==> inputs of 01-13 <==
// distorter_pipelined_368
module distorter_pipelined_368 #(parameter INT_WIDTH = 4,
                                 FRACT_WIDTH = 12,
                                 DATA_WIDTH = INT_WIDTH + FRACT_WIDTH)
                                (input wire clk_368,
                                 input wire rst_n,
                                 input wire signed [DATA_WIDTH-1 : 0] in_r,
                                 input wire signed [DATA_WIDTH-1 : 0] in_i,
                                 input wire signed [DATA_WIDTH-1 : 0] a10_r,
                                 input wire signed [DATA_WIDTH-1 : 0] a10_i,
                                 input wire signed [DATA_WIDTH-1 : 0] a30_r,
                                 input wire signed [DATA_WIDTH-1 : 0] a30_i,
                                 input wire signed [DATA_WIDTH-1 : 0] a50_r,
                                 input wire signed [DATA_WIDTH-1 : 0] a50_i,
                                 output reg signed [DATA_WIDTH-1 : 0] out_r,
                                 output reg signed [DATA_WIDTH-1 : 0] out_i);
clock: 6.83 ns
lec_check: 0
cap_margin: 15
core_margin: 2
core_utilization: 72
cts_cluster_size: 72
hold_slack_margin: -0.08
setup_slack_margin: 0.64
slew_margin: 40
run.sh (not shown) runs the stock make flow with config.mk's settings and CLKGATE_MAP_FILE=.
==> 04-11: changes against 01-13 <==
- CAP_MARGIN: 15 -> 20
- CORE_UTILIZATION: 72 -> 70
- CTS_CLUSTER_DIAMETER: unset -> 93
- CTS_CLUSTER_SIZE: 72 -> unset
- HOLD_SLACK_MARGIN: -0.08 -> unset
- SETUP_SLACK_MARGIN: 0.64 -> 0.74
- SLEW_MARGIN: 40 -> 20
==> flow/constraint.sdc (replaced) <==
create_clock -name core_clock -period 3.68 [get_ports {clk_368}]
set_input_delay 0.7360 -clock core_clock [delete_from_list [all_inputs] [get_ports {clk_368}]]
set_output_delay 0.7360 -clock core_clock [all_outputs]
set_load 0.01 [all_outputs]
==> 10-25: changes against 01-13 <==
- CAP_MARGIN: 15 -> 20
- CORE_UTILIZATION: 72 -> 40
- CTS_CLUSTER_SIZE: 72 -> unset
- HOLD_SLACK_MARGIN: -0.08 -> unset
- SETUP_SLACK_MARGIN: 0.64 -> unset
- SLEW_MARGIN: 40 -> 20
==> flow/constraint.sdc (replaced) <==
create_clock -name core_clock -period 9.0 [get_ports {clk_368}]
set_input_delay 1.8000 -clock core_clock [delete_from_list [all_inputs] [get_ports {clk_368}]]
set_output_delay 1.8000 -clock core_clock [all_outputs]
set_load 0.01 [all_outputs]
==> 01-04: changes against 01-13 <==
- ABC_AREA: unset -> 1
- CAP_MARGIN: 15 -> 0
- CELL_PAD_IN_SITES_GLOBAL_PLACEMENT: unset -> 0
- CORE_ASPECT_RATIO: unset -> 0.64
- CTS_CLUSTER_SIZE: 72 -> unset
- MIN_ROUTING_LAYER: unset -> met1
- PLACE_DENSITY: unset -> 0.64
- SETUP_SLACK_MARGIN: 0.64 -> 0.77
- SLEW_MARGIN: 40 -> 20
- TNS_END_PERCENT: unset -> 40
==> flow/constraint.sdc (replaced) <==
create_clock -name core_clock -period 2.58 [get_ports {clk_368}]
set_input_delay 0.5160 -clock core_clock [delete_from_list [all_inputs] [get_ports {clk_368}]]
set_output_delay 0.5160 -clock core_clock [all_outputs]
set_load 0.01 [all_outputs]
==> results <==
Final-report hold violation count: 01-04 -; 04-11 0; 10-25 0; 01-13 0
Start point of the critical path: 01-04 -; 04-11 in_r_reg5[4]; 10-25 in_r_reg5[5]; 01-13 in_r_reg5[4]
Endpoint, Worst Hold: 01-04 -; 04-11 -; 10-25 in_r_reg4[9]; 01-13 a50_r_reg2[13]
Biggest cell delay along the critical path: 01-04 -; 04-11 0.55 ns; 10-25 0.95 ns; 01-13 0.54 ns
Drt via density: 01-04 -; 04-11 5.55; 10-25 4.85; 01-13 5.63
Final Max-Slew Violation Tally: 01-04 -; 04-11 0; 10-25 0; 01-13 0
Cell with the most instances on the worst path: 01-04 -; 04-11 sky130_fd_sc_hd__fa_1; 10-25 sky130_fd_sc_hd__fa_1; 01-13 sky130_fd_sc_hd__fa_1
Multiplexer share of the synthesized area: 01-04 0%; 04-11 0.0396%; 10-25 0.0396%; 01-13 0.0396%
Total Neg Setup Slack: 01-04 -; 04-11 -331.24 ns; 10-25 0 ns; 01-13 -7.59 ns
Sequential fraction of total cell area: 01-04 -; 04-11 11.3%; 10-25 12.8%; 01-13 11.9%
Flip-flop and latch area: 01-04 -; 04-11 15300 um2; 10-25 15200 um2; 01-13 15300 um2
Iteration-0 DRC Markers: 01-04 -; 04-11 6529; 10-25 4447; 01-13 6136
Share of final layout cell area taken by clock buffers and inverters: 01-04 -; 04-11 2.04%; 10-25 2.32%; 01-13 2.03%
Sort of element at the end of the critical path: 01-04 -; 04-11 register; 10-25 register; 01-13 register
Detailed-route wire length per cell: 01-04 -; 04-11 20.9 um; 10-25 18.3 um; 01-13 20.8 um
Placed Cells incl. Taps: 01-04 17.2k; 04-11 14.7k; 10-25 14.9k; 01-13 13.9k
Total CTS buffers: 01-04 66; 04-11 78; 10-25 78; 01-13 73
Sequential cells: 01-04 -; 04-11 608; 10-25 608; 01-13 608
Result of the run: 01-04 aborted with a tool error; 04-11 finished with violations; 10-25 timing/DRC/antenna clean; 01-13 finished with violations
Failing step: 01-04 global routing; 04-11 -; 10-25 -; 01-13 -
Violated checks: 01-04 -; 04-11 negative setup slack; 10-25 -; 01-13 negative setup slack

---

==> inputs of run Z <==
==> flow/design.v <==
module distorter_pipelined_368 #(parameter INT_WIDTH = 4,
                                 FRACT_WIDTH = 12,
                                 DATA_WIDTH = INT_WIDTH + FRACT_WIDTH)
                                (input wire clk_368,
                                 input wire rst_n,
                                 input wire signed [DATA_WIDTH-1 : 0] in_r,
                                 input wire signed [DATA_WIDTH-1 : 0] in_i,
                                 input wire signed [DATA_WIDTH-1 : 0] a10_r,
                                 input wire signed [DATA_WIDTH-1 : 0] a10_i,
                                 input wire signed [DATA_WIDTH-1 : 0] a30_r,
                                 input wire signed [DATA_WIDTH-1 : 0] a30_i,
                                 input wire signed [DATA_WIDTH-1 : 0] a50_r,
                                 input wire signed [DATA_WIDTH-1 : 0] a50_i,
                                 output reg signed [DATA_WIDTH-1 : 0] out_r,
                                 output reg signed [DATA_WIDTH-1 : 0] out_i);
    wire signed [2*DATA_WIDTH-1 : 0] xin_r, xin_i;
    wire signed [DATA_WIDTH-1 : 0] xin_trunc_r, xin_trunc_i;
    wire signed [DATA_WIDTH-1 : 0] abs_squared;
    wire signed [2*DATA_WIDTH-1 : 0] abs_pwr_four;
    wire signed [DATA_WIDTH-1 : 0] abs_pwr_four_trunc;
    wire signed [2*DATA_WIDTH-1 : 0] half_mul1_r;
    wire signed [DATA_WIDTH-1 : 0] half_mul1_trunc_r;
    wire signed [2*DATA_WIDTH-1 : 0] half_mul1_i;
    wire signed [DATA_WIDTH-1 : 0] half_mul1_trunc_i;
    wire signed [DATA_WIDTH-1 : 0] add1_r;
    wire signed [DATA_WIDTH-1 : 0] add1_i;
    wire signed [2*DATA_WIDTH-1 : 0] half_mul2_r;
    wire signed [DATA_WIDTH-1 : 0] half_mul2_trunc_r;
    wire signed [2*DATA_WIDTH-1 : 0] half_mul2_i;
    wire signed [DATA_WIDTH-1 : 0] half_mul2_trunc_i;
    wire signed [DATA_WIDTH-1 : 0] add2_r;
    wire signed [DATA_WIDTH-1 : 0] add2_i;
    wire signed [2*DATA_WIDTH-1 : 0] mul1;
    wire signed [DATA_WIDTH-1 : 0] mul1_trunc;
    wire signed [2*DATA_WIDTH-1 : 0] mul2;
    wire signed [DATA_WIDTH-1 : 0] mul2_trunc;
    wire signed [2*DATA_WIDTH-1 : 0] mul3;
    wire signed [DATA_WIDTH-1 : 0] mul3_trunc;
    wire signed [2*DATA_WIDTH-1 : 0] mul4;
    wire signed [DATA_WIDTH-1 : 0] mul4_trunc;
    reg signed [DATA_WIDTH-1 : 0] in_r_reg1, in_i_reg1, in_r_reg2, in_i_reg2, in_r_reg3, in_i_reg3, in_r_reg4, in_i_reg4;
    wire signed [DATA_WIDTH-1 : 0] out_r_comb, out_i_comb;
    reg signed [DATA_WIDTH-1 : 0] a10_r_reg1, a10_i_reg1, a10_r_reg2, a10_i_reg2, a10_r_reg3, a10_i_reg3;
    reg signed [DATA_WIDTH-1 : 0] a30_r_reg1, a30_i_reg1, a30_r_reg2, a30_i_reg2;
    reg signed [DATA_WIDTH-1 : 0] a50_r_reg1, a50_i_reg1, a50_r_reg2, a50_i_reg2, a50_r_reg3, a50_i_reg3;
    reg signed [DATA_WIDTH-1 : 0] abs_squared_reg;
    reg signed [DATA_WIDTH-1 : 0] half_mul1_trunc_r_reg, half_mul1_trunc_i_reg;
    reg signed [DATA_WIDTH-1 : 0] abs_pwr_four_trunc_reg;
    reg signed [DATA_WIDTH-1 : 0] add1_r_reg, add1_i_reg;
    reg signed [DATA_WIDTH-1 : 0] half_mul2_trunc_r_reg, half_mul2_trunc_i_reg;
    reg signed [DATA_WIDTH-1 : 0] add2_r_reg;
    reg signed [DATA_WIDTH-1 : 0] add2_i_reg;
    reg signed [DATA_WIDTH-1 : 0] in_r_reg5, in_i_reg5;
    always@(posedge clk_368 or negedge rst_n)
    begin
        if (!rst_n)
        begin
            in_r_reg1              <= 'd0;
            in_i_reg1              <= 'd0;
            in_r_reg2              <= 'd0;
            in_i_reg2              <= 'd0;
            in_r_reg3              <= 'd0;
            in_i_reg3              <= 'd0;
            in_r_reg4              <= 'd0;
            in_i_reg4              <= 'd0;
            out_r                  <= 'd0;
            out_i                  <= 'd0;
            a10_r_reg1             <= 'd0;
            a10_i_reg1             <= 'd0;
            a10_r_reg2             <= 'd0;
            a10_i_reg2             <= 'd0;
            a10_r_reg3             <= 'd0;
            a10_i_reg3             <= 'd0;
            a30_r_reg1             <= 'd0;
            a30_i_reg1             <= 'd0;
            a30_r_reg2             <= 'd0;
            a30_i_reg2             <= 'd0;
            a50_r_reg1             <= 'd0;
            a50_i_reg1             <= 'd0;
            a50_r_reg2             <= 'd0;
            a50_i_reg2             <= 'd0;
            a50_r_reg3             <= 'd0;
            a50_i_reg3             <= 'd0;
            abs_squared_reg        <= 'd0;
            half_mul1_trunc_r_reg  <= 'd0;
            half_mul1_trunc_i_reg  <= 'd0;
            abs_pwr_four_trunc_reg <= 'd0;
            add1_r_reg             <= 'd0;
            add1_i_reg             <= 'd0;
            half_mul2_trunc_r_reg  <= 'd0;
            half_mul2_trunc_i_reg  <= 'd0;
            add2_r_reg             <= 'd0;
            add2_i_reg             <= 'd0;
            in_r_reg5              <= 'd0;
            in_i_reg5              <= 'd0;
        end
        else
        begin
            in_r_reg1              <= in_r;
            in_i_reg1              <= in_i;
            in_r_reg2              <= in_r_reg1;
            in_i_reg2              <= in_i_reg1;
            in_r_reg3              <= in_r_reg2;
            in_i_reg3              <= in_i_reg2;
            in_r_reg4              <= in_r_reg3;
            in_i_reg4              <= in_i_reg3;
            out_r                  <= out_r_comb;
            out_i                  <= out_i_comb;
            a10_r_reg1             <= a10_r;
            a10_i_reg1             <= a10_i;
            a10_r_reg2             <= a10_r_reg1;
            a10_i_reg2             <= a10_i_reg1;
            a10_r_reg3             <= a10_r_reg2;
            a10_i_reg3             <= a10_i_reg2;
            a30_r_reg1             <= a30_r;
            a30_i_reg1             <= a30_i;
            a30_r_reg2             <= a30_r_reg1;
            a30_i_reg2             <= a30_i_reg1;
            a50_r_reg1             <= a50_r;
            a50_i_reg1             <= a50_i;
            a50_r_reg2             <= a50_r_reg1;
            a50_i_reg2             <= a50_i_reg1;
            a50_r_reg3             <= a50_r_reg2;
            a50_i_reg3             <= a50_i_reg2;
            abs_squared_reg        <= abs_squared;
            half_mul1_trunc_r_reg  <= half_mul1_trunc_r;
            half_mul1_trunc_i_reg  <= half_mul1_trunc_i;
            abs_pwr_four_trunc_reg <= abs_pwr_four_trunc;
            add1_r_reg             <= add1_r;
            add1_i_reg             <= add1_i;
            half_mul2_trunc_r_reg  <= half_mul2_trunc_r;
            half_mul2_trunc_i_reg  <= half_mul2_trunc_i;
            add2_r_reg             <= add2_r;
            add2_i_reg             <= add2_i;
            in_r_reg5              <= in_r_reg4;
            in_i_reg5              <= in_i_reg4;
        end
    end
    assign xin_r       = in_r_reg1 * in_r_reg1;
    assign xin_trunc_r = xin_r >> (FRACT_WIDTH);
    assign xin_i       = in_i_reg1 * in_i_reg1;
    assign xin_trunc_i = xin_i >> (FRACT_WIDTH);
    assign abs_squared = xin_trunc_r + xin_trunc_i;
    assign abs_pwr_four       = abs_squared_reg * abs_squared_reg;
    assign abs_pwr_four_trunc = abs_pwr_four >> (FRACT_WIDTH);
    assign half_mul1_r       = abs_squared_reg * a30_r_reg2;
    assign half_mul1_trunc_r = half_mul1_r >> (FRACT_WIDTH);
    assign half_mul1_i       = abs_squared_reg * a30_i_reg2;
    assign half_mul1_trunc_i = half_mul1_i >> (FRACT_WIDTH);
    assign add1_r = half_mul1_trunc_r_reg + a10_r_reg3;
    assign add1_i = half_mul1_trunc_i_reg + a10_i_reg3;
    assign half_mul2_r       = abs_pwr_four_trunc_reg * a50_r_reg3;
    assign half_mul2_trunc_r = half_mul2_r >> (FRACT_WIDTH);
    assign half_mul2_i       = abs_pwr_four_trunc_reg * a50_i_reg3;
    assign half_mul2_trunc_i = half_mul2_i >> (FRACT_WIDTH);
    assign add2_r = half_mul2_trunc_r_reg + add1_r_reg;
    assign add2_i = half_mul2_trunc_i_reg + add1_i_reg;
    assign mul1       = add2_r_reg * in_r_reg5;
    assign mul1_trunc = mul1 >> (FRACT_WIDTH);
    assign mul2       = add2_i_reg * in_i_reg5;
    assign mul2_trunc = mul2 >> (FRACT_WIDTH);
    assign mul3       = add2_r_reg * in_i_reg5;
    assign mul3_trunc = mul3 >> (FRACT_WIDTH);
    assign mul4       = add2_i_reg * in_r_reg5;
    assign mul4_trunc = mul4 >> (FRACT_WIDTH);
    assign out_r_comb = mul1_trunc - mul2_trunc;
    assign out_i_comb = mul3_trunc + mul4_trunc;
endmodule
==> flow/run.sh <==
#!/bin/bash
# the make line also repeats each setting of config.mk as NAME=value (left out here)
make -C /OpenROAD-flow-scripts/flow DESIGN_CONFIG=/design/flow/config.mk WORK_HOME=/design/flow/orfs CLKGATE_MAP_FILE= finish
==> flow/config.mk <==
export PLATFORM = sky130hd
export DESIGN_NAME = distorter_pipelined_368
export DESIGN_NICKNAME = distorter_pipelined_368
export VERILOG_FILES = /design/flow/design.v
export SDC_FILE = /design/flow/constraint.sdc
export NUM_CORES = 4
export LEC_CHECK = 0
export CAP_MARGIN = 10
export CORE_MARGIN = 2
export CORE_UTILIZATION = 72
export HOLD_SLACK_MARGIN = 0.3
export SETUP_SLACK_MARGIN = 0.97
export SLEW_MARGIN = 5
==> flow/constraint.sdc <==
create_clock -name core_clock -period 7.16 [get_ports {clk_368}]
set_input_delay 1.4320 -clock core_clock [delete_from_list [all_inputs] [get_ports {clk_368}]]
set_output_delay 1.4320 -clock core_clock [all_outputs]
set_load 0.01 [all_outputs]
==> run E (differences from run Z) <==
ABC_AREA = 0   (was not set)
CAP_MARGIN = 20   (was 10)
CELL_PAD_IN_SITES_GLOBAL_PLACEMENT = 0   (was not set)
CORE_ASPECT_RATIO = 0.78   (was not set)
CTS_CLUSTER_SIZE = 90   (was not set)
HOLD_SLACK_MARGIN = not set   (was 0.3)
MIN_ROUTING_LAYER = met1   (was not set)
PLACE_DENSITY_LB_ADDON = 0.17   (was not set)
SETUP_SLACK_MARGIN = 1.42   (was 0.97)
SLEW_MARGIN = 35   (was 5)
TNS_END_PERCENT = 5   (was not set)
==> flow/constraint.sdc (replaced) <==
create_clock -name core_clock -period 4.88 [get_ports {clk_368}]
set_input_delay 0.9760 -clock core_clock [delete_from_list [all_inputs] [get_ports {clk_368}]]
set_output_delay 0.9760 -clock core_clock [all_outputs]
set_load 0.01 [all_outputs]
==> run Y (differences from run Z) <==
CAP_MARGIN = 20   (was 10)
HOLD_SLACK_MARGIN = not set   (was 0.3)
PLACE_DENSITY_LB_ADDON = 0.01   (was not set)
SETUP_SLACK_MARGIN = not set   (was 0.97)
SLEW_MARGIN = 20   (was 5)
==> flow/constraint.sdc (replaced) <==
create_clock -name core_clock -period 7.13 [get_ports {clk_368}]
set_input_delay 1.4260 -clock core_clock [delete_from_list [all_inputs] [get_ports {clk_368}]]
set_output_delay 1.4260 -clock core_clock [all_outputs]
set_load 0.01 [all_outputs]
==> comparison table <==
|  | run Z | run E | run Y |
|---|---|---|---|
| Result of the run | failed layout checks | failed layout checks | failed layout checks |
| Reasons for failing layout checks | setup timing | setup timing | setup timing |
| Buffers excl. clock | 901 | 1789 | 1041 |
| Slew at the pin closest to its max-slew limit | 0.978 ns | 0.677 ns | 1.00 ns |
| Logic area | 85200 um2 | 84800 um2 | 84300 um2 |
| Number of design-rule violations left by the first detailed-router iteration | 5908 | 8320 | 6064 |
| Syn-to-layout area delta | 13.8% | 19.2% | 13.5% |
| Final critical delay including setup and external delays | 7.32 ns | 8.16 ns | 7.46 ns |
| Critical Path Fanout Max | 4 | 4 | 5 |
| Met2 wirelength from detailed routing | 140000 um | 150000 um | 144000 um |
| Hold WS | 0.326 ns | 0.0991 ns | 0.306 ns |
| Slowest-stage cell, CP | sky130_fd_sc_hd__fa_1 | sky130_fd_sc_hd__fa_2 | sky130_fd_sc_hd__fa_1 |
| Site row count | 143 | 126 | 143 |
| OpenROAD warning count | 48 | 43 | 53 |
| Init Core Util | 72.6% | 72.8% | 72.6% |
| Detail Route met3 WL | 25000 um | 41300 um | 25300 um |
| Clock tree buffer count of the final layout | 92 | 89 | 95 |
